**flow/run.sh**
```bash
#!/bin/bash
# the make line also repeats each setting of config.mk as NAME=value (left out here)
make -C /OpenROAD-flow-scripts/flow DESIGN_CONFIG=/design/flow/config.mk WORK_HOME=/design/flow/orfs CLKGATE_MAP_FILE= finish
```
**flow/config.mk**
```make
export PLATFORM = sky130hd
export DESIGN_NAME = CPU
export DESIGN_NICKNAME = CPU
export VERILOG_FILES = /design/flow/design.v
export SDC_FILE = /design/flow/constraint.sdc
export NUM_CORES = 4
export LEC_CHECK = 0
export ABC_AREA = 1
export CAP_MARGIN = 5
export CELL_PAD_IN_SITES_DETAIL_PLACEMENT = 0
export CELL_PAD_IN_SITES_GLOBAL_PLACEMENT = 3
export CORE_ASPECT_RATIO = 0.5
export CORE_MARGIN = 7
export CORE_UTILIZATION = 23
export CTS_CLUSTER_DIAMETER = 58
export CTS_CLUSTER_SIZE = 23
export GPL_ROUTABILITY_DRIVEN = 1
export GPL_TIMING_DRIVEN = 0
export HOLD_SLACK_MARGIN = 0.01
export MAX_ROUTING_LAYER = met5
export PLACE_DENSITY = 0.42
export SLEW_MARGIN = 40
export TNS_END_PERCENT = 80
```
**flow/constraint.sdc**
```tcl
create_clock -name core_clock -period 5.57 [get_ports {clk}]
set_input_delay 1.1140 -clock core_clock [delete_from_list [all_inputs] [get_ports {clk}]]
set_output_delay 1.1140 -clock core_clock [all_outputs]
set_load 0.01 [all_outputs]
```
**flow/design.v**
```verilog
`timescale 1ns / 1ps
module CPU(result,pc_value,r0_value,rf_we,instr,rst, clk);
input clk;
input rst;
input [15:0] instr;
output [15:0] result;
output [15:0] pc_value;
output [15:0] r0_value;
output rf_we;
wire [15:0] r0;
wire [15:0]out_ireg;
wire [3:0]out_idec_to_addrRdest;
wire [3:0]out_idec_to_addrRsrc;
wire [2:0]out_idec_to_alu_select;
wire [3:0]out_immHigh_idec;
wire out_wr_en_idec;
wire out_arith_mux_select0_idec;
wire out_arith_mux_select1_idec;
wire [15:0]out_arith_mux_to_alu_input;
wire [15:0] out_rfRsrc_to_arith_mux;
wire [15:0] out_imm_sign_extended_to_arith_mux;
wire [15:0] out_imm_zero_extended_to_arith_mux;
wire [15:0]out_rfRdest_to_alu;
wire [15:0] out_alu_to_mux;
wire C,V,N,Z;
wire [15:0] out_muxload;
wire select_mux_load;
wire select_mux_mov;
wire [15:0] out_left_shifted_to_muxload_in;
wire [15:0] out_ram_to_muxload_in;
wire ram_en;
wire [15:0]out_pc;
assign pc_value = out_pc;
assign r0_value = r0;
assign rf_we = out_wr_en_idec;
wire [2:0]select_mux_which_load;
wire [15:0] out_mov_mux;
wire [15:0] out_mux_to_rf;
assign result = out_mux_to_rf;
wire [15:0] out_shifter_to_select_mux_which_load;
wire [15:0] out_mux_to_shifter_in;
wire select_which_to_shift;
wire branch;
wire jump;
wire [15:0] bj_value;
wire select_br_or_jump;
wire [15:0] out_psr;
wire [15:0]input_psr;
assign input_psr[0] = C;
assign input_psr[1] = V;
assign input_psr[2] = N;
assign input_psr[3] = Z;
assign input_psr[15:4] = 12'b0;
inde dec(ram_en, select_br_or_jump, branch, jump, select_which_to_shift, select_mux_mov, select_mux_load,select_mux_which_load,out_immHigh_idec,out_idec_to_addrRdest, out_idec_to_addrRsrc, out_idec_to_alu_select, out_wr_en_idec,out_arith_mux_select1_idec, out_arith_mux_select0_idec, out_ireg, out_psr[3:0]);
reg16 inst_reg(rst, clk, instr, out_ireg);
reg16 psr(rst, clk, input_psr, out_psr);
multiplexer_4_1 arith_mux(out_arith_mux_to_alu_input, out_rfRsrc_to_arith_mux, out_imm_sign_extended_to_arith_mux, out_imm_zero_extended_to_arith_mux, 16'b0, out_arith_mux_select1_idec, out_arith_mux_select0_idec);
Sign_Ex_Test sign_extended(out_idec_to_addrRsrc, out_immHigh_idec, out_imm_sign_extended_to_arith_mux, out_left_shifted_to_muxload_in, out_imm_zero_extended_to_arith_mux);
ALU alu(out_alu_to_mux,C,V,N,Z,out_rfRdest_to_alu,out_arith_mux_to_alu_input,out_idec_to_alu_select);
reg_file	reg_file16(rst, clk, out_wr_en_idec, out_idec_to_addrRdest, out_idec_to_addrRsrc,out_idec_to_addrRdest, out_mux_to_rf,out_rfRdest_to_alu, out_rfRsrc_to_arith_mux, r0);
multiplexer_2_1 muxload(out_muxload, out_ram_to_muxload_in,out_left_shifted_to_muxload_in , select_mux_load);
multiplexer_8_1	which_to_load_wdat_mux(out_mux_to_rf, out_alu_to_mux, out_muxload, out_mov_mux, out_shifter_to_select_mux_which_load, out_pc, 16'b1111111111111111, 16'b1111111111111111, 16'b1111111111111111, select_mux_which_load);
multiplexer_2_1 mux_mov(out_mov_mux, out_rfRsrc_to_arith_mux,out_imm_zero_extended_to_arith_mux , select_mux_mov);
multiplexer_2_1 mux_which_shift(out_mux_to_shifter_in, out_rfRsrc_to_arith_mux,out_imm_sign_extended_to_arith_mux , select_which_to_shift);
shifter shift(out_shifter_to_select_mux_which_load, out_rfRdest_to_alu, out_mux_to_shifter_in);
PC pc(clk,rst, branch, jump,bj_value, out_pc);
multiplexer_2_1 mux_brach(bj_value, out_rfRsrc_to_arith_mux, out_imm_sign_extended_to_arith_mux , select_br_or_jump);
spblockram_data ram(clk, ram_en, out_idec_to_addrRsrc, out_rfRdest_to_alu, out_ram_to_muxload_in);
endmodule
module PC(clock,rst, branch, jump,bj_value, count);
	 input clock;
	 input branch;
	 input jump;
	 input rst;
	 input [15:0]bj_value;
	 reg [15:0] new_count;  
	 output [15:0] count;  
	assign count = new_count;
	 always @(posedge rst or posedge clock) begin
	 if(rst)
	 begin
	 new_count <= 0;
	 end
	 else if(branch)
	 begin
	 new_count <= new_count + bj_value;	 
	 end
	 else if(jump)
	 begin
	 new_count <= bj_value;
	 end
	 else
	 begin
	 new_count <= new_count + 16'd1;
	 end  
    end
	 endmodule
module inde(ram_en, select_br_or_jump, branch, jump, select_which_to_shift,select_mux_mov,select_mux_load,select_mux_which_load,immHigh, rdest, rsrc, alu_out, wr_en,arith_mux_select1, arith_mux_select0, instruction, out_psr);
input [15:0] instruction;
output reg [2:0] alu_out;
output reg arith_mux_select0;
output reg arith_mux_select1;
output reg wr_en;
output reg ram_en;
output reg select_mux_load;
output reg select_mux_mov;
output reg select_which_to_shift;
output reg select_br_or_jump;
input  [3:0]out_psr;
output [3:0] rdest;
output [3:0] rsrc;
output [3:0] immHigh;
output reg [2:0]select_mux_which_load;
output reg branch;
output reg jump;
wire [3:0] op;
wire [3:0] rdest;
wire [3:0] op_ex ;
wire [3:0] rsrc ;
wire [3:0] immLow ;
assign op     = instruction[15:12];
assign rdest  = instruction[11:8];
assign op_ex  = instruction[7:4];
assign rsrc   = instruction[3:0];
assign immLow = instruction[3:0];
assign immHigh = instruction[7:4];
always @(*)
begin
	branch<=1'b0;
	jump<=1'b0;
	wr_en<=1'b0;
	ram_en<=1'b0;
	select_mux_load<=1'b0;
	select_mux_mov<=1'b0;
	select_which_to_shift<=1'b0;
	select_br_or_jump<=1'b0;
	select_mux_which_load<=3'b000;
	arith_mux_select0<=1'b0;
	arith_mux_select1<=1'b0;
	alu_out<=3'b000;
	if(op == 4'b0000)
	begin
	branch<=1'b0;
	jump<=1'b0;
	if(op_ex == 4'b1101)
	begin
	wr_en <= 1;
	select_mux_which_load <= 3'b010;
	select_mux_mov<=0;	 
	end
	else if(op_ex == 4'b1011)
	begin
	wr_en <= 0;
	select_mux_which_load <= 3'b000;
	arith_mux_select0 <= 1'b0;				 
	arith_mux_select1 <= 1'b0;	
	alu_out <= 3'b100;	 
	end
	else
	begin
	wr_en <= 1;
	select_mux_which_load <= 3'b000;
	arith_mux_select0 <= 1'b0;				 
	arith_mux_select1 <= 1'b0;	
	case(op_ex)
				4'b0101:alu_out <= 3'b000;	 
				4'b1001:alu_out <= 3'b001;	 
				4'b0001:alu_out <= 3'b010;	 
				4'b0010:alu_out <= 3'b011;	 
				4'b0011:alu_out <= 3'b100;	 
	endcase
	end
	end
	else if(op == 4'b0100)
	begin
	if (op_ex==4'b0000)
	begin
	branch<=1'b0;
	jump<=1'b0;
	wr_en <= 1; 
	select_mux_which_load <= 3'b001;
	select_mux_load<=0;	 
	ram_en <= 0;
	end	
	else if(op_ex == 4'b0100)	 
	begin
	branch<=1'b0;
	jump<=1'b0;
	wr_en <= 0; 
	ram_en <= 1;
	end
	else if (op_ex==4'b1100)
	begin
	if(rdest == 4'b0000)	 
	begin
	if(out_psr[3] == 1'b1)
	begin
	branch<=1'b0;
	jump<=1'b1;
	select_br_or_jump <= 1'b0;
	end
	else
	begin
	branch<=1'b0;
	jump<=1'b0;
	end
	end
	else if(rdest == 4'b0001)	 
	begin
	if(out_psr[3] == 1'b1)
	begin
	branch<=1'b0;
	jump<=1'b0;
	end
	else
	begin		
	branch<=1'b0;
	jump<=1'b1;
	select_br_or_jump <= 1'b0;
	end
	end
	end
	else if(op_ex==4'b1000)
	begin
	select_mux_which_load <= 3'b100; 
	wr_en <= 1;
	select_br_or_jump <= 1'b0;	
	branch<=1'b0;
	jump<=1'b1;
	end
	end
	else if(op == 4'b1111)
	begin
	branch<=1'b0;
	jump<=1'b0;
	wr_en <= 1;
	select_mux_which_load <= 3'b001;
	select_mux_load<=1;  
	ram_en <= 0;
	end
	else if(op == 4'b1101)
	begin
	branch<=1'b0;
	jump<=1'b0;
	wr_en <= 1;
	select_mux_which_load <= 3'b010;
	select_mux_mov<=1;  
	end
	else if(op == 4'b1000)
	begin
	if (op_ex==4'b0100)
	begin
	branch<=1'b0;
	jump<=1'b0;
	wr_en <= 1; 
	select_mux_which_load <= 3'b011;
	select_which_to_shift <= 0;	 
	end	
	else if (op_ex==4'b0000)
	begin
	branch<=1'b0;
	jump<=1'b0;
	wr_en <= 1; 
	select_mux_which_load <= 3'b011;
	select_which_to_shift <= 1;	 
	end	
	else if (op_ex==4'b0001)
	begin
	branch<=1'b0;
	jump<=1'b0;
	wr_en <= 1; 
	select_mux_which_load <= 3'b011;
	select_which_to_shift <= 1;	 
	end	
	end
	else if(op == 4'b1100)	 
	begin 
	if(rdest == 4'b0000)	 
	begin
	if(out_psr[3] == 1'b1)
	begin
	wr_en<= 1'b0;
	select_br_or_jump <= 1'b1;
	branch<=1'b1;
	jump<=1'b0;
	end
	else
	begin
	branch<=1'b0;
	jump<=1'b0;
	end
	end
	else if(rdest == 4'b0001)	 
	begin
	if(out_psr[3] == 1'b1)
	begin
	branch<=1'b0;
	jump<=1'b0;
	end
	else
	begin		
	select_br_or_jump <= 1'b1;
	branch<=1'b1;
	jump<=1'b0;
	end
	end
	end
	else if(op == 4'b0101)
	begin
	branch<=1'b0;
	jump<=1'b0;
	select_mux_which_load <= 3'b000;
	wr_en <= 1;
	arith_mux_select0 <= 1'b1;					 
	arith_mux_select1 <= 1'b0;	
	alu_out <= 3'b000;	 
	end
	else if(op == 4'b1001)
	begin
	branch<=1'b0;
	jump<=1'b0;
	select_mux_which_load <= 3'b000;
	wr_en <= 1;
	arith_mux_select0 <= 1'b1;					 
	arith_mux_select1 <= 1'b0;	
	alu_out <= 3'b001;	 
	end
	else if(op == 4'b1011)
	begin
	branch<=1'b0;
	jump<=1'b0;
	select_mux_which_load <= 3'b000;
	wr_en <= 0;
	arith_mux_select0 <= 1'b1;					 
	arith_mux_select1 <= 1'b0;		
	alu_out <= 3'b100;	 
	end
	else if(op == 4'b0001)
	begin
	branch<=1'b0;
	jump<=1'b0;
	select_mux_which_load <= 3'b000;
	wr_en <= 1;
	arith_mux_select0 <= 1'b0;					 
	arith_mux_select1 <= 1'b1;					 
	alu_out <= 3'b010;	 
	end
	else if(op == 4'b0010)
	begin
	branch<=1'b0;
	jump<=1'b0;
	select_mux_which_load <= 3'b000;
	wr_en <= 1;
	arith_mux_select0 <= 1'b0;					 
	arith_mux_select1 <= 1'b1;	
	alu_out <= 3'b011;	 
	end
	else if(op == 4'b0011)
	begin
	branch<=1'b0;
	jump<=1'b0;
	select_mux_which_load <= 3'b000;
	wr_en <= 1;
	arith_mux_select0 <= 1'b0;					 
	arith_mux_select1 <= 1'b1;		
	alu_out <= 3'b100;	 
	end
end
endmodule
module shifter(shifted_result, shifting_value, amount_of_shift);
input [15:0]amount_of_shift;
input [15:0]shifting_value;
output reg [15:0]shifted_result;
wire [3:0]amount ;
assign amount = amount_of_shift[3:0];
always @ (amount_of_shift or shifting_value)
begin
if(amount_of_shift[4] == 0)
begin
shifted_result <= shifting_value << amount;
end
else
begin
shifted_result <= shifting_value >> amount;
end
end
endmodule
module Sign_Ex_Test(immLow, immHigh, imm_sign_extended,left_shifted_value,zero_extended_value);
   output [15:0] imm_sign_extended;  
	output [15:0] left_shifted_value;
	output [15:0] zero_extended_value;
   input [3:0] immLow ;
	input [3:0] immHigh;
	wire [7:0]a;
	assign a = {immHigh,immLow};
	assign imm_sign_extended ={{8{a[7]}}, a};
	assign left_shifted_value={a, 8'b00000000};
	assign zero_extended_value={8'b00000000, a};
endmodule
module ALU(Y,C,V,N,Z,A,B,Op);
    output [15:0] Y;
    output C;  
    output N;  
    output V;  
    output Z;  
    input [15:0] A;
    input [15:0] B;
    input [2:0] Op;
    wire  [15:0] 	 AS, And, Or, Xor, Not, Xnor;
    wire 	 s; 
    wire 	 Vas;
    wire 	 Cas;
   carry_select_adder_subtractor addsub(AS, Cas, Vas, A, B, Op[0]);       
   andop aluand(And, A, B);                                               
   orop aluor(Or, A, B);                                                  
   xorop aluxor(Xor, A, B);                                               
   notop alunot(Not, A);                                                  
   xnorop aluxnor(Xnor, A, B);                                            
multiplexer_8_1 muxy(Y, AS, AS, And, Or, Xor, Not, Xnor, 16'b0, Op);  
   nor(s, Op[1], Op[2]);    
   and(C, Cas, s);
   and(V, Vas, s);
   and(N, Y[15], s);        
   zero z(Z, Y);            
endmodule
module andop(Y, A, B);
   output [15:0] Y;   
   input [15:0]  A;   
   input [15:0]  B;   
   and(Y[0], A[0], B[0]);
   and(Y[1], A[1], B[1]);
   and(Y[2], A[2], B[2]);
   and(Y[3], A[3], B[3]);
   and(Y[4], A[4], B[4]);
   and(Y[5], A[5], B[5]);
   and(Y[6], A[6], B[6]);
   and(Y[7], A[7], B[7]);
   and(Y[8], A[8], B[8]);
   and(Y[9], A[9], B[9]);
   and(Y[10], A[10], B[10]);
   and(Y[11], A[11], B[11]);
   and(Y[12], A[12], B[12]);
   and(Y[13], A[13], B[13]);
   and(Y[14], A[14], B[14]);
   and(Y[15], A[15], B[15]);
endmodule
module orop(Y, A, B);
   output [15:0] Y;  
   input [15:0]  A;  
   input [15:0]  B;  
   or(Y[0], A[0], B[0]);
   or(Y[1], A[1], B[1]);
   or(Y[2], A[2], B[2]);
   or(Y[3], A[3], B[3]);
   or(Y[4], A[4], B[4]);
   or(Y[5], A[5], B[5]);
   or(Y[6], A[6], B[6]);
   or(Y[7], A[7], B[7]);
   or(Y[8], A[8], B[8]);
   or(Y[9], A[9], B[9]);
   or(Y[10], A[10], B[10]);
   or(Y[11], A[11], B[11]);
   or(Y[12], A[12], B[12]);
   or(Y[13], A[13], B[13]);
   or(Y[14], A[14], B[14]);
   or(Y[15], A[15], B[15]);
endmodule
module xorop(Y, A, B);
   output [15:0] Y;  
   input [15:0]  A;  
   input [15:0]  B;  
   xor(Y[0], A[0], B[0]);
   xor(Y[1], A[1], B[1]);
   xor(Y[2], A[2], B[2]);
   xor(Y[3], A[3], B[3]);
   xor(Y[4], A[4], B[4]);
   xor(Y[5], A[5], B[5]);
   xor(Y[6], A[6], B[6]);
   xor(Y[7], A[7], B[7]);
   xor(Y[8], A[8], B[8]);
   xor(Y[9], A[9], B[9]);
   xor(Y[10], A[10], B[10]);
   xor(Y[11], A[11], B[11]);
   xor(Y[12], A[12], B[12]);
   xor(Y[13], A[13], B[13]);
   xor(Y[14], A[14], B[14]);
   xor(Y[15], A[15], B[15]);
endmodule
module notop(Y, A);
   output [15:0] Y;  
   input [15:0]  A;  
   not(Y[0], A[0]);
   not(Y[1], A[1]);
   not(Y[2], A[2]);
   not(Y[3], A[3]);
   not(Y[4], A[4]);
   not(Y[5], A[5]);
   not(Y[6], A[6]);
   not(Y[7], A[7]);
   not(Y[8], A[8]);
   not(Y[9], A[9]);
   not(Y[10], A[10]);
   not(Y[11], A[11]);
   not(Y[12], A[12]);
   not(Y[13], A[13]);
   not(Y[14], A[14]);
   not(Y[15], A[15]);
endmodule
module xnorop(Y, A, B);
   output [15:0] Y;  
   input [15:0]  A;  
   input [15:0]  B;  
   xnor(Y[0], A[0], B[0]);
   xnor(Y[1], A[1], B[1]);
   xnor(Y[2], A[2], B[2]);
   xnor(Y[3], A[3], B[3]);
   xnor(Y[4], A[4], B[4]);
   xnor(Y[5], A[5], B[5]);
   xnor(Y[6], A[6], B[6]);
   xnor(Y[7], A[7], B[7]);
   xnor(Y[8], A[8], B[8]);
   xnor(Y[9], A[9], B[9]);
   xnor(Y[10], A[10], B[10]);
   xnor(Y[11], A[11], B[11]);
   xnor(Y[12], A[12], B[12]);
   xnor(Y[13], A[13], B[13]);
   xnor(Y[14], A[14], B[14]);
   xnor(Y[15], A[15], B[15]);
endmodule
module zero(Z, A);
   output Z;         
   input [15:0]  A;  
   wire [15:0] 	 Y;  
   xnor(Y[0], A[0], 1'b0);
   xnor(Y[1], A[1], 1'b0);
   xnor(Y[2], A[2], 1'b0);
   xnor(Y[3], A[3], 1'b0);
   xnor(Y[4], A[4], 1'b0);
   xnor(Y[5], A[5], 1'b0);
   xnor(Y[6], A[6], 1'b0);
   xnor(Y[7], A[7], 1'b0);
   xnor(Y[8], A[8], 1'b0);
   xnor(Y[9], A[9], 1'b0);
   xnor(Y[10], A[10], 1'b0);
   xnor(Y[11], A[11], 1'b0);
   xnor(Y[12], A[12], 1'b0);
   xnor(Y[13], A[13], 1'b0);
   xnor(Y[14], A[14], 1'b0);
   xnor(Y[15], A[15], 1'b0);
   and(Z, Y[0], Y[1], Y[2], Y[3], Y[4],
       Y[5], Y[6], Y[7], Y[8],
       Y[9], Y[10], Y[11], Y[12],
       Y[13], Y[14], Y[15]);
endmodule
module carry_select_adder_subtractor(S, C, V, A, B, Op);
   output [15:0] S;    
   output 	 C;    
   output 	 V;    
   input [15:0]  A;    
   input [15:0]  B;    
   input 	 Op;   
   wire 	 C15;  
   wire [15:0] 	 Bx;
   xor(Bx[0], B[0], Op);
   xor(Bx[1], B[1], Op);
   xor(Bx[2], B[2], Op);
   xor(Bx[3], B[3], Op);
   xor(Bx[4], B[4], Op);
   xor(Bx[5], B[5], Op);
   xor(Bx[6], B[6], Op);
   xor(Bx[7], B[7], Op);
   xor(Bx[8], B[8], Op);
   xor(Bx[9], B[9], Op);
   xor(Bx[10], B[10], Op);
   xor(Bx[11], B[11], Op);
   xor(Bx[12], B[12], Op);
   xor(Bx[13], B[13], Op);
   xor(Bx[14], B[14], Op);
   xor(Bx[15], B[15], Op);
   xor(C, C15, Op);             
   carry_select_adder csa(S, C15, V, A, Bx, Op);   
endmodule
module carry_select_adder(S, C, V, A, B, Cin);
   output [15:0] S;    
   output 	 C;    
   output 	 V;    
   input [15:0]  A;    
   input [15:0]  B;    
   input 	 Cin;  
   wire [3:0] 	S1_0;    
   wire [3:0] 	S1_1;    
   wire [3:0] 	S2_0;    
   wire [3:0] 	S2_1;    
   wire [3:0] 	S3_0;    
   wire [3:0] 	S3_1;    
   wire 	C1_0;    
   wire 	C1_1;    
   wire 	C2_0;    
   wire 	C2_1;    
   wire 	C3_0;    
   wire 	C3_1;    
   wire 	C0;      
   wire 	C1;      
   wire 	C2;      
   wire         V0;      
   wire 	V1_0;    
   wire 	V1_1;    
   wire 	V2_0;    
   wire 	V2_1;    
   wire 	V3_0;    
   wire 	V3_1;    
   ripple_carry_adder rc_nibble_0(S[3:0], C0, V0, A[3:0], B[3:0], Cin);               
   ripple_carry_adder rc_nibble_1_carry_0(S1_0, C1_0, V1_0, A[7:4], B[7:4], 1'b0);       
   ripple_carry_adder rc_nibble_1_carry_1(S1_1, C1_1, V1_1, A[7:4], B[7:4], 1'b1);       
   ripple_carry_adder rc_nibble_2_carry_0(S2_0, C2_0, V2_0, A[11:8], B[11:8], 1'b0);     
   ripple_carry_adder rc_nibble_2_carry_1(S2_1, C2_1, V2_1, A[11:8], B[11:8], 1'b1);     
   ripple_carry_adder rc_nibble_3_carry_0(S3_0, C3_0, V3_0, A[15:12], B[15:12], 1'b0);   
   ripple_carry_adder rc_nibble_3_carry_1(S3_1, C3_1, V3_1, A[15:12], B[15:12], 1'b1);   
   multiplexer_2_1 #(1) muxc1(C1, C1_0, C1_1, C0);  
   multiplexer_2_1 #(1) muxc2(C2, C2_0, C2_1, C1);  
   multiplexer_2_1 #(1) muxc(C, C3_0, C3_1, C2);    
   multiplexer_2_1 #(1) muxv(V, V3_0, V3_1, C2);    
   multiplexer_2_1 #(4) muxs1(S[7:4], S1_0, S1_1, C0);     
   multiplexer_2_1 #(4) muxs2(S[11:8], S2_0, S2_1, C1);    
   multiplexer_2_1 #(4) muxs3(S[15:12], S3_0, S3_1, C2);   
endmodule
module ripple_carry_adder(S, C, V, A, B, Cin);
   output [3:0] S;    
   output 	C;    
   output       V;    
   input [3:0] 	A;    
   input [3:0] 	B;    
   input 	Cin;  
   wire 	C0;  
   wire 	C1;  
   wire 	C2;  
   full_adder fa0(S[0], C0, A[0], B[0], Cin);     
   full_adder fa1(S[1], C1, A[1], B[1], C0);
   full_adder fa2(S[2], C2, A[2], B[2], C1);
   full_adder fa3(S[3], C, A[3], B[3], C2);     
   xor(V, C, C2);   
endmodule
module full_adder(S, Cout, A, B, Cin);
   output S;
   output Cout;
   input  A;
   input  B;
   input  Cin;
   wire   w1;
   wire   w2;
   wire   w3;
   wire   w4;
   xor(w1, A, B);
   xor(S, Cin, w1);
   and(w2, A, B);   
   and(w3, A, Cin);
   and(w4, B, Cin);   
   or(Cout, w2, w3, w4);
endmodule
module multiplexer_2_1(X, A0, A1,S);
   parameter WIDTH=16;      
   output [WIDTH-1:0] X;    
   input [WIDTH-1:0]  A1;   
   input [WIDTH-1:0]  A0;   
   input 	      S;   
   assign X = (S == 1'b0) ? A0 : A1;
endmodule
module multiplexer_4_1(X, A0, A1, A2, A3, S1, S0);
   parameter WIDTH=16;      
   output [WIDTH-1:0] X;    
   input [WIDTH-1:0]  A3;   
   input [WIDTH-1:0]  A2;   
   input [WIDTH-1:0]  A1;   
   input [WIDTH-1:0]  A0;   
   input 	      S0;   
   input 	      S1;   
   assign X = (S1 == 0 
	       ? (S0 == 0 
		  ? A0        
		  : A1)       
	       : (S0 == 0 
		  ? A2        
		  : A3));     
endmodule
module multiplexer_8_1(X, A0, A1, A2, A3, A4, A5, A6, A7, S);
   parameter WIDTH=16;      
   output [WIDTH-1:0] X;    
   input [WIDTH-1:0]  A7;   
   input [WIDTH-1:0]  A6;   
   input [WIDTH-1:0]  A5;   
   input [WIDTH-1:0]  A4;   
   input [WIDTH-1:0]  A3;   
   input [WIDTH-1:0]  A2;   
   input [WIDTH-1:0]  A1;   
   input [WIDTH-1:0]  A0;   
   input [2:0]	      S;   
   assign X = (S[2] == 0 
	       ? (S[1] == 0 
		  ? (S[0] == 0 
		     ? A0        
		     : A1)       
		  : (S[0] == 0 
		     ? A2        
		     : A3))      
	       : (S[1] == 0 
		  ? (S[0] == 0 
		     ? A4        
		     : A5)       
		  : (S[0] == 0 
		     ? A6        
		     : A7)));    
endmodule
module reg_file(rst, clk, wr_en, rd0_addr, rd1_addr,wr_addr, wr_data,rd0_data, rd1_data, r0);
			input rst;
            input clk;
            input wr_en;
            input [3:0] rd0_addr;
            input [3:0] rd1_addr;
            input [3:0] wr_addr;
            input [15:0] wr_data;
            output [15:0] rd0_data;
            output [15:0] rd1_data;
			output [15:0] r0;
    reg [15:0] mem [15:0];
    integer i;
	 assign rd0_data = mem[rd0_addr];
	assign rd1_data = mem[rd1_addr];
	assign r0 = mem[0];
    always @(posedge rst or posedge clk)
    begin
        if (rst) begin
            for (i=0; i<16; i=i+1)
                mem[i] <= 0;
        end
        else if (wr_en) begin
            mem[wr_addr] <= wr_data;
        end
    end
endmodule
module reg16 (reset, CLK, D, Q);
input reset;
input CLK;
input [15:0] D;
output [15:0] Q;
reg [15:0] Q;
always @(posedge reset or posedge CLK)
if (reset)
Q <= 0;
else
Q <= D;
endmodule
module spblockram_data (clk, we, a, di, dout);		 
input clk;
input we;
input [3:0] a;
input [15:0] di;
output [15:0] dout;
reg [15:0] RAM[15:0];
always @(posedge clk) begin
if (we == 1'b1)
RAM[a] <= di;
end
assign dout = RAM[a];
endmodule
```
==> results of run 1 <==
## area by class of cell
type / instances / area (sq um)
plain buffers: 167 / 1150
inverters: 294 / 1290
well taps: 1776 / 2220
diodes: 3 / 7.51
fillers: 14100 / 91600
clock buffers: 49 / 1230
multi-input cells: 2633 / 15100
repair buffers: 299 / 3310
clock inverters: 38 / 479
repair inverters: 7 / 35.0
flip-flops and latches: 545 / 14900
## per-stage QoR
stage	area [sq um]	hold slack [ns]	total power, mW	setup WS, ns
finish	39800	0.488	19.3	-1.40
global route	39800	0.502	20.2	-1.64
CTS	39000	0.486	18.9	-1.54
detailed placement	34500	0.465	13.5	-3.19
global placement	33300	0.465	13.4	-4.72
floorplan	30400	0.449	9.92	-0.192
## metal layers
layer / vias to the layer above / track usage
li1: 13200 / -
met1: 15300 / 0.390
met2: 914 / 0.412
met3: 194 / 0.0362
met4: 0 / 0.0533
met5: - / 0
## timing repair
| action | CTS | global route |
|---|---|---|
| cloned | 10 | 1 |
| hold buffers | 0 | 0 |
| setup buffers | 147 | 49 |
| setup endpoints to repair | 271 | 187 |
| gates resized | 426 | 125 |
| pin swaps | 93 | 76 |
==> qor_table.md, run 1 <==
| Quantity | This run | Unit |
|---|---|---|
| Die Width | 528 | um |
| Flop+latch power | 6.21 | mW |
| Routed wire length on met2 | 85900 | um |
| Growth of design area from synthesis to finish | 30.8 | % |
| Dominant cell type by area after synthesis | sky130_fd_sc_hd__edfxtp_1 | - |
| Type of the setup path with the least slack | flip-flop to primary output | - |
| Worst Tran Pin Value | 0.951 | ns |
| Cell area after technology mapping | 30400 | sq um |
| Switching share of power | 0.464 | - |
| Share of the synthesized area in the top cell type | 0.253 | - |
| Met3 Routed Length | 11000 | um |
| Path type of the worst min-delay path | flip-flop to flip-flop | - |
| Net switching power | 8.93 | mW |
| Unrepaired setup endpoints after global routing | yes | - |
| PD cells | 484 | nW/um^2 |
| Largest net degree at the start of global routing | 24 | - |
| Mux cell area share | 0.000329 | - |
| Startpoint of the worst-slack reg-to-reg timing path | inst_reg.Q[3] | - |
| Area of the synthesized netlist per yosys stat | 30400 | sq um |
| Min setup slack post-route | -1.40 | ns |
| Worst setup path endpoint | result[12] | - |
| CTS tree | yes | - |
| Gp weighted congestion | 0.859 | - |
| Static leakage | 16.8 | nW |
| Highest metal layer with signal wires | met4 | - |
| Crit path buf inv count | 7 | - |
| Wire length the detailed router placed on met1 | 94000 | um |
| Synth cell count leaders | sky130_fd_sc_hd__nand2_1 (1112), sky130_fd_sc_hd__nand3_1 (388), sky130_fd_sc_hd__dfrtp_1 (289) | - |
| Max-Cap Viols | 0 | - |
| Outcome | complete, but fails checks | - |
| CTS Buf Count | 48 | - |
| Flops after synth | 545 | - |
| Relative slew margins | 0.360 | - |
| Max FO, Critical Path | 7 | - |
| Leading cell type by number of instances after synthesis | sky130_fd_sc_hd__nand2_1 | - |
| Global-route wire length before repair | 262000 | um |
| Number of stages on the worst hold path | 2 | - |
| Routed Wire Length | 195000 | um |
| Clock period minus worst slack | 6.97 | ns |
| Fraction of the mapped netlist area in simple logic gates | 0.262 | - |
| # IOs | 67 | - |
| Area contributors post-synth | sky130_fd_sc_hd__edfxtp_1 (25%), sky130_fd_sc_hd__dfrtp_1 (24%), sky130_fd_sc_hd__nand2_1 (14%) | - |
| Tool warning count | 50 | - |
| Depth of the worst register-to-register path | 36 | - |
| First DRT Iteration DRCs | 2833 | - |
| Share of synthesized registers carrying an async set or reset | 0.530 | - |
| FA/HA/MAJ Cells, Area Fraction | 0.0281 | - |
| Combinational group power | 9.20 | mW |
| Power share of the combinational group | 0.478 | - |
| Layout check faults | setup timing | - |
| Setup TNS | -16.83 | ns |
| Placed Cells incl. Taps | 5527 | - |
| Post-layout instance count excluding filler cells | 5811 | - |
| Post-synth seq share | 0.491 | - |
| Biggest cell delay along the critical path | 0.40 | ns |
| Detail-routed net length per standard cell | 33.6 | um |
| Final Cycle Share | 1.25 | - |
| Worst-Skew Late Latency | 0.70 | ns |
| Via density per instance | 5.10 | - |
| Synth warnings | 7 | - |
| Placeable core region | 131000 | sq um |
| Reg2Reg Setup Slack | -0.34 | ns |
| Buffer type at the clock tree root | sky130_fd_sc_hd__clkbuf_16 | - |
| Effective utilization at floorplan | 0.231 | - |
| P_int | 10.3 | mW |
| Initial antenna violation count | 11 | - |
| Start point of the critical path | inst_reg.Q[3] | - |
| Unique masters post-synth | 70 | - |
| Power share of the clock group | 0.200 | - |
| Critical Path Sink Type | primary output | - |
| Maximum number of buffers from clock root to sink | 3 | - |
| Number of endpoints with negative hold slack in the final report | 0 | - |
| Net count after synthesis | 3730 | - |
| Number of instances in the synthesized netlist | 3646 | - |
| CP top delay family | simple AND/OR/NAND/NOR gates | - |
| Fin. max-slew vios | 0 | - |
| 1st-pass router iterations | 5 | - |
| Hold_sp | reg_file16.mem[1][13] | - |
| # setup viols final | 17 | - |
| Reg2Reg Capture Point | psr.Q[3] | - |
| Via count of the first global-routing pass | 28800 | - |
| Die span in y | 271 | um |
| Type of element launching the critical path | flip-flop | - |
| Worst-path clk slew | 0.08 | ns |
| GR Util All Layers | 0.265 | - |
| Highest clock rate | 0.143 | GHz |
| Critical path's slowest cell | sky130_fd_sc_hd__dfrtp_1 | - |
| Data arrival, critical path | 5.86 | ns |
| Die Outline Area | 143000 | sq um |
| Post-synthesis share of cell area spent on and-or and or-and gates | 0.143 | - |
| Final Core Density | 0.303 | - |
| Required time at the endpoint of the critical path | 4.46 | ns |
| Number of enable flip-flop cells | 256 | - |
| Dominant power group | combinational cells | - |
| Most used DFF post-synth | sky130_fd_sc_hd__dfrtp_1 | - |
| Max IR drop VDD | 0.239 | mV |
| Total grt overflow | 0 | - |
| End of the worst hold path | reg_file16.mem[1][13] | - |
| Number of nets in the final layout | 4079 | - |
| Sequential Power Share | 0.322 | - |
| DPL Wire Length | 138000 | um |
| Cell total in the yosys stat output | 3646 | - |
| Worst setup skew after layout | 0.0571 | ns |
| Count of standard-cell rows | 94 | - |
| Drt drc | 0 | - |
| Clock distribution power | 3.84 | mW |
| Share of the synthesized netlist area taken by xor and xnor gates | 0.00749 | - |
| Critical path depth | 32 | - |
| CTS H-Tree Depth | 2 | - |
| Number of I/O port buffers | 66 | - |
| Post-route antenna net violation count | 0 | - |
| Via total after detailed routing | 29700 | - |
| Comb area leader | simple AND/OR/NAND/NOR gates | - |
| Avg Cell Area, Syn | 8.34 | sq um |
| Most numerous cell on the critical path | sky130_fd_sc_hd__nand2_2 | - |
| CTS Sinks | 545 | - |
==> run 2: changes to the inputs <==
Settings changed: ABC_AREA 1 to default, CAP_MARGIN 5 to 20, CELL_PAD_IN_SITES_DETAIL_PLACEMENT 0 to default, CELL_PAD_IN_SITES_GLOBAL_PLACEMENT 3 to default, CORE_ASPECT_RATIO 0.5 to default, CORE_MARGIN 7 to 2, CORE_UTILIZATION 23 to 40, CTS_CLUSTER_DIAMETER 58 to default, CTS_CLUSTER_SIZE 23 to default, GPL_ROUTABILITY_DRIVEN 1 to default, GPL_TIMING_DRIVEN 0 to default, HOLD_SLACK_MARGIN 0.01 to default, MAX_ROUTING_LAYER met5 to default, PLACE_DENSITY 0.42 to 0.6, SLEW_MARGIN 40 to 20, TNS_END_PERCENT 80 to default.
Clock period 5.57 ns to 5.14 ns, I/O delays scaled along.
==> qor_table.md, run 2 <==
| Quantity | This run | Unit | Change |
|---|---|---|---|
| Number of instances in the synthesized netlist | 3033 | - | -17% |
| CP top delay family | AND-OR/OR-AND gates | - |  |
| Tool warning count | 48 | - | -4.0% |
| Via density per instance | 6.24 | - | +22% |
| Reg2Reg Setup Slack | -0.87 | ns | -0.53 ns |
| Mux cell area share | 0.0962 | - | +0.0959 |
| Fin. max-slew vios | 0 | - | unchanged |
| Cell total in the yosys stat output | 3033 | - | -17% |
| # IOs | 67 | - | unchanged |
| Layout check faults | setup timing | - |  |
| Dominant cell type by area after synthesis | sky130_fd_sc_hd__edfxtp_1 | - |  |
| Startpoint of the worst-slack reg-to-reg timing path | inst_reg.Q[1] | - |  |
| Critical-path cell list | buf_8, nor3b_2, a221o_1, nand2b_4, a31oi_4, mux2_4, o21ai_2, fa_2, fa_2, fa_2, nor2_4, a21oi_4, a21oi_4, nand3_4, a2111oi_4, clkbuf_16, nor4_4, and3_1, nor3_2, o31a_1, buf_6, inv_6, buf_6 | - |  |
| Min setup slack post-route | -1.97 | ns | -0.566 ns |
| Path type of the worst min-delay path | flip-flop to flip-flop | - |  |
| Worst setup skew after layout | 0.0686 | ns | +0.0114 ns |
| DPL Wire Length | 105000 | um | -24% |
| Global-route wire length before repair | 206000 | um | -21% |
| Post-route antenna net violation count | 0 | - | unchanged |
| Critical path's slowest cell | sky130_fd_sc_hd__dfrtp_4 | - |  |
| Area of the synthesized netlist per yosys stat | 31700 | sq um | +4.4% |
| Die span in y | 286 | um | +5.4% |
| Number of I/O port buffers | 66 | - | unchanged |
| Number of enable flip-flop cells | 256 | - | unchanged |
| Drt drc | 0 | - | unchanged |
| Final Cycle Share | 1.38 | - | +0.131 |
| Hold_sp | reg_file16.mem[4][7] | - |  |
| GR Util All Layers | 0.348 | - | +0.0831 |
| Sequential Power Share | 0.315 | - | -0.007 |
| Critical path depth | 23 | - | -28% |
| Synth warnings | 7 | - | unchanged |
| Crit path buf inv count | 5 | - | -2 |
| Max-Cap Viols | 0 | - | unchanged |
| Worst-Skew Late Latency | 0.69 | ns | about the same |
| Share of synthesized registers carrying an async set or reset | 0.530 | - | unchanged |
| Clock period minus worst slack | 7.11 | ns |  |
| Avg Cell Area, Syn | 10.5 | sq um | +25% |
| Area contributors post-synth | sky130_fd_sc_hd__edfxtp_1 (24%), sky130_fd_sc_hd__dfrtp_1 (23%), sky130_fd_sc_hd__mux4_2 (5.8%) | - |  |
| Number of stages on the worst hold path | 2 | - | unchanged |
| Die Outline Area | 81600 | sq um | -43% |
| Clock distribution power | 4.43 | mW | +15% |
| Power share of the clock group | 0.204 | - | +0.004 |
| Count of standard-cell rows | 103 | - | +9.6% |
| Placed Cells incl. Taps | 4632 | - | -16% |
| Post-route cell area | 41900 | sq um | +5.3% |
| Flop+latch power | 6.84 | mW | +10% |
| 1st-pass router iterations | 6 | - | +1 |
| Post-synthesis share of cell area spent on and-or and or-and gates | 0.199 | - | +0.0558 |
| Type of element launching the critical path | flip-flop | - |  |
| Growth of design area from synthesis to finish | 32.0 | % |  |
| Max FO, Critical Path | 7 | - | unchanged |
| P_int | 13.2 | mW | +28% |
| Start point of the critical path | inst_reg.Q[1] | - |  |
| CTS Buf Count | 60 | - | +25% |
| Via count of the first global-routing pass | 28800 | - | +0.19% |
| Buffer type at the clock tree root | sky130_fd_sc_hd__clkbuf_16 | - |  |
| Net switching power | 8.56 | mW | -4.1% |
| Share of the synthesized area in the top cell type | 0.242 | - | -0.0106 |
| Via total after detailed routing | 30000 | - | +1.2% |
| Static leakage | 17.0 | nW | +1.4% |
| Unrepaired setup endpoints after global routing | yes | - |  |
| Cell area after technology mapping | 31700 | sq um | +4.4% |
| Routed Wire Length | 145000 | um | -26% |
| Post-layout instance count excluding filler cells | 4807 | - | -17% |
| Critical Path Sink Type | primary output | - |  |
| Effective utilization at floorplan | 0.403 | - | +0.172 |
| Most numerous cell on the critical path | sky130_fd_sc_hd__fa_2 | - |  |
| Required time at the endpoint of the critical path | 4.11 | ns | -0.35 ns |
| CTS Sinks | 545 | - | unchanged |
| End of the worst hold path | reg_file16.mem[4][7] | - |  |
| Type of the setup path with the least slack | flip-flop to primary output | - |  |
| Total grt overflow | 0 | - | unchanged |
| # setup viols final | 204 | - | +187 |
| Number of endpoints with negative hold slack in the final report | 0 | - | unchanged |
| PD cells | 519 | nW/um^2 | +7.2% |
| Most used DFF post-synth | sky130_fd_sc_hd__dfrtp_1 | - |  |
| Comb area leader | AND-OR/OR-AND gates | - |  |
| Leading cell type by number of instances after synthesis | sky130_fd_sc_hd__nand2_1 | - |  |
| Switching share of power | 0.394 | - | -0.0699 |
| Unique masters post-synth | 117 | - | +67% |
| Overall power after layout | 21.7 | mW | +13% |
| Outcome | complete, but fails checks | - |  |
| Share of the synthesized netlist area taken by xor and xnor gates | 0.0138 | - | +0.00635 |
| Layout fillers | 6899 | - | -51% |
| CTS tree | yes | - |  |
| First DRT Iteration DRCs | 4154 | - | +47% |
| Worst Tran Pin Value | 1.06 | ns | +0.105 ns |
| Setup TNS | -111.03 | ns | -94.20 ns |
| Data arrival, critical path | 6.08 | ns | +0.22 ns |
| Dominant power group | combinational cells | - |  |
| Synth cell count leaders | sky130_fd_sc_hd__nand2_1 (346), sky130_fd_sc_hd__dfrtp_1 (289), sky130_fd_sc_hd__o21ai_0 (258) | - |  |
| Post-synth seq share | 0.470 | - | -0.0205 |
| Gp weighted congestion | 1.06 | - | +23% |
| Fraction of the mapped netlist area in simple logic gates | 0.148 | - | -0.114 |
| Max IR drop VDD | 0.275 | mV | +15% |
| Maximum number of buffers from clock root to sink | 3 | - | unchanged |
| Die Width | 286 | um | -46% |
| Reg2Reg Capture Point | reg_file16.mem[0][13] | - |  |
| Biggest cell delay along the critical path | 0.52 | ns | +0.12 ns |
| Final Core Density | 0.532 | - | +0.229 |
| Relative slew margins | 0.296 | - | -0.0642 |
| Power share of the combinational group | 0.481 | - | +0.003 |
| Depth of the worst register-to-register path | 28 | - | -22% |
| FA/HA/MAJ Cells, Area Fraction | 0.0270 | - | -0.00118 |
| Worst-path clk slew | 0.06 | ns | -0.02 ns |
| Largest net degree at the start of global routing | 91 | - | +280% |
| CTS H-Tree Depth | 2 | - | unchanged |
| Detail-routed net length per standard cell | 30.1 | um | -10% |
| Placeable core region | 78700 | sq um | -40% |
| Number of nets in the final layout | 3784 | - | -7.2% |
| Combinational group power | 10.5 | mW | +10% |
| Worst setup path endpoint | result[11] | - |  |
| Highest clock rate | 0.141 | GHz |  |
| Initial antenna violation count | 5 | - | -6 |
| Flops after synth | 545 | - | unchanged |
| Net count after synthesis | 3117 | - | -16% |
| Area of placed instances | 38300 | sq um | +11% |
-- run 2: metal layers --
layer	track usage	vias up	routed length [um]
met5	0	-	8
met4	0.164	2	7780
met3	0.0759	360	14400
met2	0.514	1838	62400
met1	0.486	15000	60200
li1	-	12800	-
-- run 2: area by class of cell --
| cell class | count | area, sq um | area share |
|---|---|---|---|
| repair buffers | 825 | 6970 | 0.166 |
| flip-flops and latches | 545 | 14900 | 0.357 |
| well taps | 1050 | 1310 | 0.0314 |
| diodes | 8 | 20.0 | 0.000478 |
| multi-input cells | 2195 | 16300 | 0.390 |
| clock inverters | 37 | 403 | 0.00962 |
| inverters | 73 | 292 | 0.00696 |
| clock buffers | 74 | 1610 | 0.0385 |
-- run 2: what timing repair did --
action	CTS	global route
setup endpoints to repair	204	208
pin swaps	62	62
cloned	3	1
resized	223	130
hold buffers	0	0
setup buffers	28	30
-- run 2: per-stage QoR --
stage / setup WS, ns / hold WS [ns]
finish: -1.97 / 0.511
global route: -2.10 / 0.535
CTS: -1.87 / 0.507
detailed placement: -1.72 / 0.491
global placement: -1.74 / 0.482
floorplan: -1.21 / 0.454
==> run 3: changes to the inputs <==
Settings changed: CORE_UTILIZATION 40 to 67, CTS_CLUSTER_DIAMETER from default to 355, CTS_CLUSTER_SIZE from default to 53, MAX_ROUTING_LAYER from default to met4, SETUP_SLACK_MARGIN from default to 1.48.
Clock period 5.14 ns to 5.58 ns, I/O delays scaled along.
==> qor_table.md, run 3 <==
| Quantity | This run | Unit | Change |
|---|---|---|---|
| Total grt overflow | 7 | - |  |
| Share of the synthesized area in the top cell type | 0.242 | - | unchanged |
| Outcome | did not finish | - |  |
| Avg Cell Area, Syn | 10.5 | sq um | unchanged |
| CTS H-Tree Depth | 1 | - | -1 |
| Mux cell area share | 0.0962 | - | unchanged |
| Share of synthesized registers carrying an async set or reset | 0.530 | - | unchanged |
| Dominant cell type by area after synthesis | sky130_fd_sc_hd__edfxtp_1 | - |  |
| CTS Buf Count | 14 | - | -77% |
| Area contributors post-synth | sky130_fd_sc_hd__edfxtp_1 (24%), sky130_fd_sc_hd__dfrtp_1 (23%), sky130_fd_sc_hd__mux4_2 (5.8%) | - |  |
| Post-synthesis share of cell area spent on and-or and or-and gates | 0.199 | - | unchanged |
| Synth cell count leaders | sky130_fd_sc_hd__nand2_1 (346), sky130_fd_sc_hd__dfrtp_1 (289), sky130_fd_sc_hd__o21ai_0 (258) | - |  |
| Stage where the run ended | global routing | - |  |
| Comb area leader | AND-OR/OR-AND gates | - |  |
| Most used DFF post-synth | sky130_fd_sc_hd__dfrtp_1 | - |  |
| DPL Wire Length | 99900 | um | -5.0% |
| Fraction of the mapped netlist area in simple logic gates | 0.148 | - | unchanged |
| Flops after synth | 545 | - | unchanged |
| Die Outline Area | 49100 | sq um | -40% |
| Place WS | -1.75 | ns | -0.0298 ns |
| Stop Error | [ERROR GRT-0232] Routing congestion too high. Check the congestion heatmap in the GUI. | - |  |
| Maximum number of buffers from clock root to sink | 3 | - | unchanged |
| CTS Sinks | 545 | - | unchanged |
| Effective utilization at floorplan | 0.680 | - | +0.277 |
| Gp weighted congestion | 1.18 | - | +12% |
| Number of I/O port buffers | 66 | - | unchanged |
| Cell area after technology mapping | 31700 | sq um | unchanged |
| Leading cell type by number of instances after synthesis | sky130_fd_sc_hd__nand2_1 | - |  |
| FA/HA/MAJ Cells, Area Fraction | 0.0270 | - | unchanged |
| Placeable core region | 46700 | sq um | -41% |
| Number of enable flip-flop cells | 256 | - | unchanged |
| Buffer type at the clock tree root | sky130_fd_sc_hd__clkbuf_16 | - |  |
| Net count after synthesis | 3117 | - | unchanged |
| Share of the synthesized netlist area taken by xor and xnor gates | 0.0138 | - | unchanged |
| Number of instances in the synthesized netlist | 3033 | - | unchanged |
| Die Width | 222 | um | -22% |
| Cell total in the yosys stat output | 3033 | - | unchanged |
| Unique masters post-synth | 117 | - | unchanged |
| Area of the synthesized netlist per yosys stat | 31700 | sq um | unchanged |
| Post-synth seq share | 0.470 | - | unchanged |
| Die span in y | 222 | um | -22% |
| GR Util All Layers | 0.740 | - |  |
| Synth warnings | 7 | - | unchanged |
| # IOs | 67 | - | unchanged |
| Count of standard-cell rows | 79 | - | -23% |
run 3: timing repair:
item                       in CTS
pin swaps                     107
setup endpoints to repair     442
buffers inserted               92
resized                       368
hold buffers                    0
gates cloned                    6
run 3: per-layer routing:
metal  overflow  track usage
met5          -            -
met4          0        0.656
met3          4        0.598
met2          2        0.856
met1          1        0.769
run 3: through the flow:
| stage | instances | area (sq um) | TNS (ns) | utilization | hold WS (ns) |
|---|---|---|---|---|---|
| CTS | 4089 | 38400 | -32.19 | 0.824 | 0.530 |
| detailed placement | 3968 | 36000 | -79.52 | 0.772 | 0.494 |
| global placement | 3968 | 36000 | -24.10 | 0.771 | 0.479 |
| floorplan | 3033 | 32000 | -6.46 | - | 0.454 |
==> run 4: changes to the inputs <==
Settings changed: CAP_MARGIN 20 to 40, CORE_ASPECT_RATIO from default to 0.56, CORE_MARGIN 2 to 6, CORE_UTILIZATION 67 to 40, CTS_CLUSTER_DIAMETER 355 to default, CTS_CLUSTER_SIZE 53 to default, GPL_TIMING_DRIVEN from default to 0, MAX_ROUTING_LAYER met4 to default, SETUP_SLACK_MARGIN 1.48 to default, SLEW_MARGIN 20 to 15, TNS_END_PERCENT from default to 55.
Clock period 5.58 ns to 9.0 ns, I/O delays scaled along.
==> qor_table.md, run 4 <==
| Quantity | This run | Unit | Change |
|---|---|---|---|
| Gp weighted congestion | 1.07 | - | -9.2% |
| Comb area leader | AND-OR/OR-AND gates | - |  |
| Critical Path Sink Type | primary output | - |  |
| Area of the synthesized netlist per yosys stat | 31700 | sq um | unchanged |
| Static leakage | 14.7 | nW |  |
| Via total after detailed routing | 30100 | - |  |
| Detail-routed net length per standard cell | 40.4 | um |  |
| Outcome | complete, but fails checks | - |  |
| Flops after synth | 545 | - | unchanged |
| Overall power after layout | 11.4 | mW |  |
| End of the worst hold path | reg_file16.mem[11][5] | - |  |
| Place WS | -1.85 | ns | -0.0956 ns |
| Cell area after technology mapping | 31700 | sq um | unchanged |
| # IOs | 67 | - | unchanged |
| Biggest cell delay along the critical path | 0.60 | ns |  |
| Number of nets in the final layout | 3372 | - |  |
| GR Util All Layers | 0.394 | - |  |
| Synth cell count leaders | sky130_fd_sc_hd__nand2_1 (346), sky130_fd_sc_hd__dfrtp_1 (289), sky130_fd_sc_hd__o21ai_0 (258) | - |  |
| Buffer type at the clock tree root | sky130_fd_sc_hd__clkbuf_16 | - |  |
| Worst Hold Margin | 0.515 | ns |  |
| Startpoint of the worst-slack reg-to-reg timing path | inst_reg.Q[8] | - |  |
| Critical path depth | 23 | - |  |
| Type of element launching the critical path | flip-flop | - |  |
| DPL Wire Length | 139000 | um | +39% |
| Tool warning count | 47 | - |  |
| Type of the setup path with the least slack | flip-flop to primary output | - |  |
| Layout fillers | 7204 | - |  |
| Placeable core region | 77700 | sq um | +67% |
| Unique masters post-synth | 117 | - | unchanged |
| Start point of the critical path | inst_reg.Q[11] | - |  |
| CTS H-Tree Depth | 2 | - | +1 |
| Net count after synthesis | 3117 | - | unchanged |
| 1st-pass router iterations | 6 | - |  |
| Number of enable flip-flop cells | 256 | - | unchanged |
| Power share of the clock group | 0.206 | - |  |
| Critical path's slowest cell | sky130_fd_sc_hd__a221oi_2 | - |  |
| Fraction of the mapped netlist area in simple logic gates | 0.148 | - | unchanged |
| Post-synth seq share | 0.470 | - | unchanged |
| Dominant cell type by area after synthesis | sky130_fd_sc_hd__edfxtp_1 | - |  |
| Synth warnings | 7 | - | unchanged |
| Number of stages on the worst hold path | 2 | - |  |
| Power share of the combinational group | 0.428 | - |  |
| Min setup slack post-route | -0.117 | ns |  |
| Growth of design area from synthesis to finish | 20.7 | % |  |
| Final Core Density | 0.493 | - |  |
| Max IR drop VDD | 0.212 | mV |  |
| Relative slew margins | 0.307 | - |  |
| Net switching power | 5.03 | mW |  |
| Share of the synthesized area in the top cell type | 0.242 | - | unchanged |
| Post-route cell area | 38300 | sq um |  |
| Worst-Skew Late Latency | 0.67 | ns |  |
| Clock distribution power | 2.34 | mW |  |
| Routed Wire Length | 178000 | um |  |
| FA/HA/MAJ Cells, Area Fraction | 0.0270 | - | unchanged |
| Cell total in the yosys stat output | 3033 | - | unchanged |
| Dominant power group | combinational cells | - |  |
| Hold_sp | reg_file16.mem[11][5] | - |  |
| Post-route antenna net violation count | 0 | - |  |
| Avg Cell Area, Syn | 10.5 | sq um | unchanged |
| Worst setup path endpoint | result[7] | - |  |
| Die Outline Area | 86500 | sq um | +76% |
| Placed Cells incl. Taps | 4243 | - | +6.9% |
| Switching share of power | 0.442 | - |  |
| Initial antenna violation count | 23 | - |  |
| CP top delay family | buffers and inverters | - |  |
| Reg2Reg Setup Slack | 2.16 | ns |  |
| Effective utilization at floorplan | 0.408 | - | -0.272 |
| Die Width | 388 | um | +75% |
| Combinational group power | 4.87 | mW |  |
| Critical-path cell list | buf_4, buf_6, buf_6, buf_2, buf_6, nand3b_1, a211oi_1, a211oi_2, a31oi_4, buf_12, fa_1, fa_2, fa_2, a21oi_4, o2111ai_4, nand2_1, a21oi_2, xnor2_1, a221oi_2, o311a_4, clkbuf_1, inv_1, clkdlybuf4s50_1 | - |  |
| Unrepaired setup endpoints after global routing | yes | - |  |
| Leading cell type by number of instances after synthesis | sky130_fd_sc_hd__nand2_1 | - |  |
| Die span in y | 223 | um | +0.52% |
| Most used DFF post-synth | sky130_fd_sc_hd__dfrtp_1 | - |  |
| Flop+latch power | 4.16 | mW |  |
| Number of I/O port buffers | 66 | - | unchanged |
| Drt drc | 0 | - |  |
| Number of endpoints with negative hold slack in the final report | 0 | - |  |
| Largest net degree at the start of global routing | 37 | - |  |
| Depth of the worst register-to-register path | 26 | - |  |
| Data arrival, critical path | 7.32 | ns |  |
| PD cells | 297 | nW/um^2 |  |
| CTS tree | yes | - |  |
| Post-synthesis share of cell area spent on and-or and or-and gates | 0.199 | - | unchanged |
| Worst setup skew after layout | 0.0249 | ns |  |
| Post-cts hold-fix buffer tally | 0 | - | unchanged |
| P_int | 6.35 | mW |  |
| # setup viols final | 3 | - |  |
| Path type of the worst min-delay path | flip-flop to flip-flop | - |  |
| Maximum number of buffers from clock root to sink | 3 | - | unchanged |
| Clock period minus worst slack | 9.12 | ns |  |
| Highest clock rate | 0.110 | GHz |  |
| Most numerous cell on the critical path | sky130_fd_sc_hd__buf_6 | - |  |
| Number of instances in the synthesized netlist | 3033 | - | unchanged |
| Area of placed instances | 35100 | sq um | -2.4% |
| Post-layout instance count excluding filler cells | 4394 | - |  |
| Required time at the endpoint of the critical path | 7.20 | ns |  |
| Via density per instance | 6.84 | - |  |
| Crit path buf inv count | 9 | - |  |
| Final Cycle Share | 1.01 | - |  |
| First DRT Iteration DRCs | 4924 | - |  |
| Sequential Power Share | 0.365 | - |  |
| Via count of the first global-routing pass | 27100 | - |  |
| Max-Cap Viols | 0 | - |  |
| Worst-path clk slew | 0.07 | ns |  |
| Setup TNS | -0.289 | ns |  |
| Reg2Reg Capture Point | pc.new_count[15] | - |  |
| CTS Buf Count | 51 | - | +37 |
| Fin. max-slew vios | 0 | - |  |
| Mux cell area share | 0.0962 | - | unchanged |
| Total grt overflow | 0 | - |  |
| Layout check faults | setup timing | - |  |
| Share of synthesized registers carrying an async set or reset | 0.530 | - | unchanged |
| Global-route wire length before repair | 237000 | um |  |
| Area contributors post-synth | sky130_fd_sc_hd__edfxtp_1 (24%), sky130_fd_sc_hd__dfrtp_1 (23%), sky130_fd_sc_hd__mux4_2 (5.8%) | - |  |
| Max FO, Critical Path | 21 | - |  |
| Worst Tran Pin Value | 1.03 | ns |  |
| Share of the synthesized netlist area taken by xor and xnor gates | 0.0138 | - | unchanged |
| Count of standard-cell rows | 76 | - | -3.8% |
| CTS Sinks | 545 | - | unchanged |
[run 4: cell type report]
| type | instances | area (sq um) | share of cell area |
|---|---|---|---|
| diodes | 12 | 30.0 | 0.000784 |
| plain buffers | 210 | 1490 | 0.0388 |
| clock buffers | 63 | 1360 | 0.0355 |
| clock inverters | 31 | 395 | 0.0103 |
| inverters | 73 | 282 | 0.00735 |
| multi-input cells | 2195 | 16100 | 0.421 |
| flip-flops and latches | 545 | 14900 | 0.390 |
| well taps | 1053 | 1320 | 0.0344 |
| repair buffers | 212 | 2370 | 0.0619 |
[run 4: timing repair]
item / in CTS / in global routing
pin swaps: 16 / 14
gates resized: 170 / 57
setup buffers: 29 / 13
setup endpoints to repair: 15 / 11
[run 4: metal layers]
| metal | vias to the layer above | track usage | share of wire |
|---|---|---|---|
| met2 | 2423 | 0.439 | 0.33 |
| met5 | - | 0 | 0.00023 |
| li1 | 12000 | - | - |
| met3 | 269 | 0.225 | 0.18 |
| met1 | 15400 | 0.629 | 0.46 |
| met4 | 6 | 0.0783 | 0.022 |
==> run 5: changes to the inputs <==
Settings changed: CAP_MARGIN 40 to 20, CORE_ASPECT_RATIO 0.56 to default, CORE_MARGIN 6 to 2, CORE_UTILIZATION 40 to 56, GPL_TIMING_DRIVEN 0 to default, PLACE_DENSITY 0.6 to default, PLACE_DENSITY_LB_ADDON from default to 0.12, SETUP_SLACK_MARGIN from default to 1.71, SLEW_MARGIN 15 to 20, TNS_END_PERCENT 55 to 5.
Clock period 9.0 ns to 5.88 ns, I/O delays scaled along.
==> qor_table.md, run 5 <==
| Quantity | This run | Unit | Change |
|---|---|---|---|
| Number of I/O port buffers | 66 | - | unchanged |
| Depth of the worst register-to-register path | 35 | - | +35% |
| Max FO, Critical Path | 14 | - | -33% |
| Area contributors post-synth | sky130_fd_sc_hd__edfxtp_1 (24%), sky130_fd_sc_hd__dfrtp_1 (23%), sky130_fd_sc_hd__mux4_2 (5.8%) | - |  |
| Cell total in the yosys stat output | 3033 | - | unchanged |
| FA/HA/MAJ Cells, Area Fraction | 0.0270 | - | unchanged |
| Comb area leader | AND-OR/OR-AND gates | - |  |
| Post-route antenna net violation count | 0 | - | unchanged |
| Unique masters post-synth | 117 | - | unchanged |
| Via density per instance | 7.36 | - | +7.6% |
| Detail-routed net length per standard cell | 35.7 | um | -12% |
| Flops after synth | 545 | - | unchanged |
| Number of enable flip-flop cells | 256 | - | unchanged |
| Dominant power group | combinational cells | - |  |
| Power share of the combinational group | 0.455 | - | +0.027 |
| Placeable core region | 56200 | sq um | -28% |
| Min setup slack post-route | -1.67 | ns | -1.55 ns |
| Sequential Power Share | 0.338 | - | -0.027 |
| Number of endpoints with negative hold slack in the final report | 0 | - | unchanged |
| Max-Cap Viols | 0 | - | unchanged |
| Unrepaired setup endpoints after global routing | yes | - |  |
| Mux cell area share | 0.0962 | - | unchanged |
| # setup viols final | 51 | - | +48 |
| Share of the synthesized netlist area taken by xor and xnor gates | 0.0138 | - | unchanged |
| Effective utilization at floorplan | 0.565 | - | +0.156 |
| Initial antenna violation count | 20 | - | -13% |
| Clock distribution power | 3.82 | mW | +63% |
| Buffer type at the clock tree root | sky130_fd_sc_hd__clkbuf_16 | - |  |
| Crit path buf inv count | 8 | - | -1 |
| Die Width | 242 | um | -38% |
| Final Cycle Share | 1.28 | - | +0.271 |
| Critical path depth | 26 | - | +13% |
| # IOs | 67 | - | unchanged |
| Share of synthesized registers carrying an async set or reset | 0.530 | - | unchanged |
| Synth cell count leaders | sky130_fd_sc_hd__nand2_1 (346), sky130_fd_sc_hd__dfrtp_1 (289), sky130_fd_sc_hd__o21ai_0 (258) | - |  |
| Post-synthesis share of cell area spent on and-or and or-and gates | 0.199 | - | unchanged |
| Share of the synthesized area in the top cell type | 0.242 | - | unchanged |
| Area of the synthesized netlist per yosys stat | 31700 | sq um | unchanged |
| Die Outline Area | 58600 | sq um | -32% |
| P_int | 10.8 | mW | +70% |
| Power share of the clock group | 0.207 | - | about the same |
| Net count after synthesis | 3117 | - | unchanged |
| Type of element launching the critical path | flip-flop | - |  |
| Type of the setup path with the least slack | flip-flop to primary output | - |  |
| Count of standard-cell rows | 87 | - | +14% |
| First DRT Iteration DRCs | 5595 | - | +14% |
| Gp weighted congestion | 1.08 | - | +0.93% |
| Path type of the worst min-delay path | flip-flop to flip-flop | - |  |
| Via count of the first global-routing pass | 30400 | - | +13% |
| CP top delay family | simple AND/OR/NAND/NOR gates | - |  |
| Net switching power | 7.68 | mW | +53% |
| End of the worst hold path | reg_file16.mem[9][9] | - |  |
| Reg2Reg Setup Slack | -0.74 | ns | -2.90 ns |
| Drt drc | 0 | - | unchanged |
| GR Util All Layers | 0.519 | - | +0.124 |
| Required time at the endpoint of the critical path | 4.70 | ns | -2.50 ns |
| Startpoint of the worst-slack reg-to-reg timing path | inst_reg.Q[2] | - |  |
| Max IR drop VDD | 0.411 | mV | +94% |
| Static leakage | 16.0 | nW | +8.9% |
| PD cells | 461 | nW/um^2 | +55% |
| Growth of design area from synthesis to finish | 26.1 | % |  |
| Worst setup skew after layout | 0.0671 | ns | +0.0422 ns |
| Worst-path clk slew | 0.07 | ns | about the same |
| Cell area after technology mapping | 31700 | sq um | unchanged |
| Tool warning count | 53 | - | +13% |
| CTS Buf Count | 56 | - | +9.8% |
| Fin. max-slew vios | 0 | - | unchanged |
| Dominant cell type by area after synthesis | sky130_fd_sc_hd__edfxtp_1 | - |  |
| CTS tree | yes | - |  |
| Data arrival, critical path | 6.37 | ns | -0.95 ns |
| Relative slew margins | 0.211 | - | -0.0963 |
| Post-synth seq share | 0.470 | - | unchanged |
| Total grt overflow | 0 | - | unchanged |
| Switching share of power | 0.416 | - | -0.0255 |
| Biggest cell delay along the critical path | 0.57 | ns | -0.03 ns |
| Synth warnings | 7 | - | unchanged |
| Highest clock rate | 0.132 | GHz |  |
| Most used DFF post-synth | sky130_fd_sc_hd__dfrtp_1 | - |  |
| Fraction of the mapped netlist area in simple logic gates | 0.148 | - | unchanged |
| CTS H-Tree Depth | 2 | - | unchanged |
| Overall power after layout | 18.4 | mW | +62% |
| Number of stages on the worst hold path | 2 | - | unchanged |
| Critical Path Sink Type | primary output | - |  |
| Via total after detailed routing | 31700 | - | +5.4% |
| Combinational group power | 8.40 | mW | +72% |
| Outcome | complete, but fails checks | - |  |
| Global-route wire length before repair | 219000 | um | -7.8% |
| Die span in y | 242 | um | +8.6% |
| Maximum number of buffers from clock root to sink | 3 | - | unchanged |
| Worst setup path endpoint | result[11] | - |  |
| Layout check faults | setup timing | - |  |
| Avg Cell Area, Syn | 10.5 | sq um | unchanged |
| Worst Tran Pin Value | 1.18 | ns | +0.152 ns |
| 1st-pass router iterations | 11 | - | +5 |
| Worst-Skew Late Latency | 0.69 | ns | +0.02 ns |
| Number of instances in the synthesized netlist | 3033 | - | unchanged |
| Worst Hold Margin | 0.510 | ns | -0.00449 ns |
| DPL Wire Length | 104000 | um | -25% |
| Start point of the critical path | inst_reg.Q[2] | - |  |
| Hold_sp | reg_file16.mem[9][9] | - |  |
| Largest net degree at the start of global routing | 133 | - | +260% |
| Flop+latch power | 6.23 | mW | +50% |
| Clock period minus worst slack | 7.55 | ns |  |
| Critical path's slowest cell | sky130_fd_sc_hd__dfrtp_4 | - |  |
| Number of nets in the final layout | 3574 | - | +6.0% |
| Reg2Reg Capture Point | reg_file16.mem[0][13] | - |  |
| Routed Wire Length | 154000 | um | -13% |
| CTS Sinks | 545 | - | unchanged |
| Leading cell type by number of instances after synthesis | sky130_fd_sc_hd__nand2_1 | - |  |
[run 5: area by class of cell]
cell class | count | area [sq um]
well taps | 756 | 946
clock inverters | 29 | 380
repair buffers | 619 | 5410
diodes | 10 | 25.0
flip-flops and latches | 545 | 14900
fillers | 3922 | 16100
multi-input cells | 2195 | 16500
inverters | 73 | 289
clock buffers | 76 | 1540
[run 5: repair_timing]
item	CTS	global route
setup buffers	59	13
gates resized	317	69
setup endpoints to repair	514	292
cloned	2	0
pin swaps	78	49
hold buffers	0	0
[run 5: layer usage]
layer  GRT usage  up-vias  wire length [um]
met5      0.0245        -               397
met4       0.384       18             15000
met3       0.224     1024             23800
met2       0.730     3081             62800
met1       0.631    15200             51700
li1            -    12400                 -
[run 5: metrics by stage]
| step | cells | setup WS, ns | area, sq um | util | TNS, ns |
|---|---|---|---|---|---|
| after CTS | 4278 | -1.29 | 39600 | 0.704 | -20.82 |
| after global placement | 4110 | -1.23 | 36100 | 0.642 | -14.83 |
| after global routing | 4297 | -1.73 | 40000 | 0.712 | -38.27 |
| after floorplan | 3033 | -0.631 | 31900 | - | -4.60 |
| final | 4303 | -1.67 | 40000 | 0.713 | -31.84 |
| after detailed placement | 4112 | -1.37 | 36100 | 0.643 | -22.10 |
Power figures rest on the tool's default switching activity, not on a simulated workload.
